==> v29: inputs <==
==> flow/design.v (excerpt) <==
module vga_top(
	input ClkPort,
	input BtnC,
	input BtnU,
	input BtnD,
	input BtnR,
	input BtnL,
	input MoveTick,  
	output hSync, vSync,
	output [3:0] vgaR, vgaG, vgaB,
	output An0, An1, An2, An3, An4, An5, An6, An7,
	output Ca, Cb, Cc, Cd, Ce, Cf, Cg, Dp,
	output MemOE, MemWR, RamCS, QuadSpiFlashCS
	);
==> flow/config.mk <==
export PLATFORM = sky130hd
export DESIGN_NAME = vga_top
export DESIGN_NICKNAME = vga_top
export VERILOG_FILES = /design/flow/design.v
export SDC_FILE = /design/flow/constraint.sdc
export NUM_CORES = 4
export LEC_CHECK = 0
export CAP_MARGIN = 20
export CORE_MARGIN = 2
export CORE_UTILIZATION = 72
export CTS_CLUSTER_DIAMETER = 54
export CTS_CLUSTER_SIZE = 47
export PLACE_DENSITY_LB_ADDON = 0.01
export SETUP_SLACK_MARGIN = 1.83
export SLEW_MARGIN = 20
==> flow/constraint.sdc <==
create_clock -name core_clock -period 6.28 [get_ports {ClkPort}]
set_input_delay 1.2560 -clock core_clock [delete_from_list [all_inputs] [get_ports {ClkPort}]]
set_output_delay 1.2560 -clock core_clock [all_outputs]
set_load 0.01 [all_outputs]
run.sh (not shown) runs the stock make flow with config.mk's settings and CLKGATE_MAP_FILE=.
==> inputs of v2, as changes to v29 <==
- ABC_AREA: unset -> 1
- CTS_CLUSTER_DIAMETER: 54 -> unset
- CTS_CLUSTER_SIZE: 47 -> unset
- PLACE_DENSITY: unset -> 0.6
- PLACE_DENSITY_LB_ADDON: 0.01 -> unset
- SETUP_SLACK_MARGIN: 1.83 -> unset
==> flow/constraint.sdc (replaced) <==
create_clock -name core_clock -period 2.91 [get_ports {ClkPort}]
set_input_delay 0.5820 -clock core_clock [delete_from_list [all_inputs] [get_ports {ClkPort}]]
set_output_delay 0.5820 -clock core_clock [all_outputs]
set_load 0.01 [all_outputs]
==> inputs of v4, as changes to v29 <==
- CTS_CLUSTER_DIAMETER: 54 -> 363
- CTS_CLUSTER_SIZE: 47 -> 14
- PLACE_DENSITY_LB_ADDON: 0.01 -> 0.26
- SETUP_SLACK_MARGIN: 1.83 -> -0.62
- SLEW_MARGIN: 20 -> 35
==> flow/constraint.sdc (replaced) <==
create_clock -name core_clock -period 6.34 [get_ports {ClkPort}]
set_input_delay 1.2680 -clock core_clock [delete_from_list [all_inputs] [get_ports {ClkPort}]]
set_output_delay 1.2680 -clock core_clock [all_outputs]
set_load 0.01 [all_outputs]
==> deck_impl_summary.md <==
Flow Results at a Glance

Synthesis
  • Compound-cell area share of the yosys netlist: 0.185
  • Number of cells in the yosys synthesis report: 4027
  • Mean instance size in the synthesized netlist: 6.34 µm²
  • Gate count of the mapped netlist: 4027
  • Yosys simple share: 0.353
  • Yosys top cell area share: 0.185

Status
  • Last stage the flow got to: 3_5_place_dp
  • Error msg: [ERROR DPL-0038] Utilization greater than 100%, impossible to legalize
  • Status: did not finish

Floorplan
  • Number of placement rows: 68
Source of the figures above: v2

==> deck_impl_summary.md <==
Run Summary

Status
  • Status: finished with violations
  • Causes of the layout check failure: negative setup slack

Synthesis
  • Number of cells in the yosys synthesis report: 3012
  • Yosys top cell area share: 0.206
  • Compound-cell area share of the yosys netlist: 0.264

Timing
  • Setup ws final: -409 ps
  • Number of endpoints failing setup at the final stage: 10

Floorplan
  • Number of placement rows: 65
Source of the figures above: v4

==> deck_impl_summary.md <==
Flow Results at a Glance

Synthesis
  • Yosys top cell area share: 0.206
  • Number of cells in the yosys synthesis report: 3012
  • Gate count of the mapped netlist: 3012
  • Mean instance size in the synthesized netlist: 7.61 µm²
  • Compound-cell area share of the yosys netlist: 0.264

Status
  • Status: did not finish
  • Error msg: [ERROR GRT-0232] Routing congestion too high. Check the congestion heatmap in the GUI.
  • Last stage the flow got to: 5_1_grt
Source of the figures above: v29


---

==> run D: inputs <==
vga_top again, from the RTL that the note above started with.
==> flow/config.mk <==
export PLATFORM = sky130hd
export DESIGN_NAME = vga_top
export DESIGN_NICKNAME = vga_top
export VERILOG_FILES = /design/flow/design.v
export SDC_FILE = /design/flow/constraint.sdc
export NUM_CORES = 4
export LEC_CHECK = 0
export ABC_AREA = 0
export CAP_MARGIN = 20
export CORE_MARGIN = 6
export CORE_UTILIZATION = 68
export CTS_CLUSTER_SIZE = 47
export HOLD_SLACK_MARGIN = 0.26
export MAX_ROUTING_LAYER = met5
export PLACE_DENSITY_LB_ADDON = 0.25
export SLEW_MARGIN = 30
export TNS_END_PERCENT = 55
==> flow/constraint.sdc <==
create_clock -name core_clock -period 12.4 [get_ports {ClkPort}]
set_input_delay 2.4800 -clock core_clock [delete_from_list [all_inputs] [get_ports {ClkPort}]]
set_output_delay 2.4800 -clock core_clock [all_outputs]
set_load 0.01 [all_outputs]
==> run Y: changes against run D <==
Settings changed: ABC_AREA 0 to default, CORE_MARGIN 6 to 2, CORE_UTILIZATION 68 to 66, CTS_CLUSTER_DIAMETER from default to 353, CTS_CLUSTER_SIZE 47 to 97, HOLD_SLACK_MARGIN 0.26 to default, MAX_ROUTING_LAYER met5 to default, PLACE_DENSITY from default to 0.6, PLACE_DENSITY_LB_ADDON 0.25 to default, SLEW_MARGIN 30 to 20, TNS_END_PERCENT 55 to default.
==> flow/constraint.sdc (replaced) <==
create_clock -name core_clock -period 5.46 [get_ports {ClkPort}]
set_input_delay 1.0920 -clock core_clock [delete_from_list [all_inputs] [get_ports {ClkPort}]]
set_output_delay 1.0920 -clock core_clock [all_outputs]
set_load 0.01 [all_outputs]
==> run M: changes against run D <==
Settings changed: ABC_AREA 0 to default, CORE_ASPECT_RATIO from default to 1.96, CORE_MARGIN 6 to 2, CTS_CLUSTER_DIAMETER from default to 217, CTS_CLUSTER_SIZE 47 to 99, HOLD_SLACK_MARGIN 0.26 to -0.07, MAX_ROUTING_LAYER met5 to default, PLACE_DENSITY_LB_ADDON 0.25 to default, SLEW_MARGIN 30 to 20, TNS_END_PERCENT 55 to default.
==> flow/constraint.sdc (replaced) <==
create_clock -name core_clock -period 12.0 [get_ports {ClkPort}]
set_input_delay 2.4000 -clock core_clock [delete_from_list [all_inputs] [get_ports {ClkPort}]]
set_output_delay 2.4000 -clock core_clock [all_outputs]
set_load 0.01 [all_outputs]
==> run H: changes against run D <==
Settings changed: ABC_AREA 0 to default, CORE_MARGIN 6 to 2, CORE_UTILIZATION 68 to 40, CTS_CLUSTER_SIZE 47 to default, HOLD_SLACK_MARGIN 0.26 to default, MAX_ROUTING_LAYER met5 to default, PLACE_DENSITY from default to 0.6, PLACE_DENSITY_LB_ADDON 0.25 to default, SLEW_MARGIN 30 to 20, TNS_END_PERCENT 55 to default.
==> flow/constraint.sdc (replaced) <==
create_clock -name core_clock -period 5.33 [get_ports {ClkPort}]
set_input_delay 1.0660 -clock core_clock [delete_from_list [all_inputs] [get_ports {ClkPort}]]
set_output_delay 1.0660 -clock core_clock [all_outputs]
set_load 0.01 [all_outputs]
==> notes <==
Via count, highest first: run Y, run H, run D. In run H the register-to-register slack is worse than in run Y, by 50 ps. Between run D and run H, the lower combinational power is in run D (gap 67%, measured against run H). In sequential power, run H and run Y hardly differ. The lowest die area belongs to run M, the highest to run H. In synthesized cell count, run D and run H do not differ. Run Y finished but failed the layout checks on setup timing. Run M died in 5_1_grt. Run D passed the timing, design-rule and antenna checks. Run H finished but fails on setup timing. Wire length: run H > run Y > run D.
Power figures rest on the tool's default switching activity, not on a simulated workload.
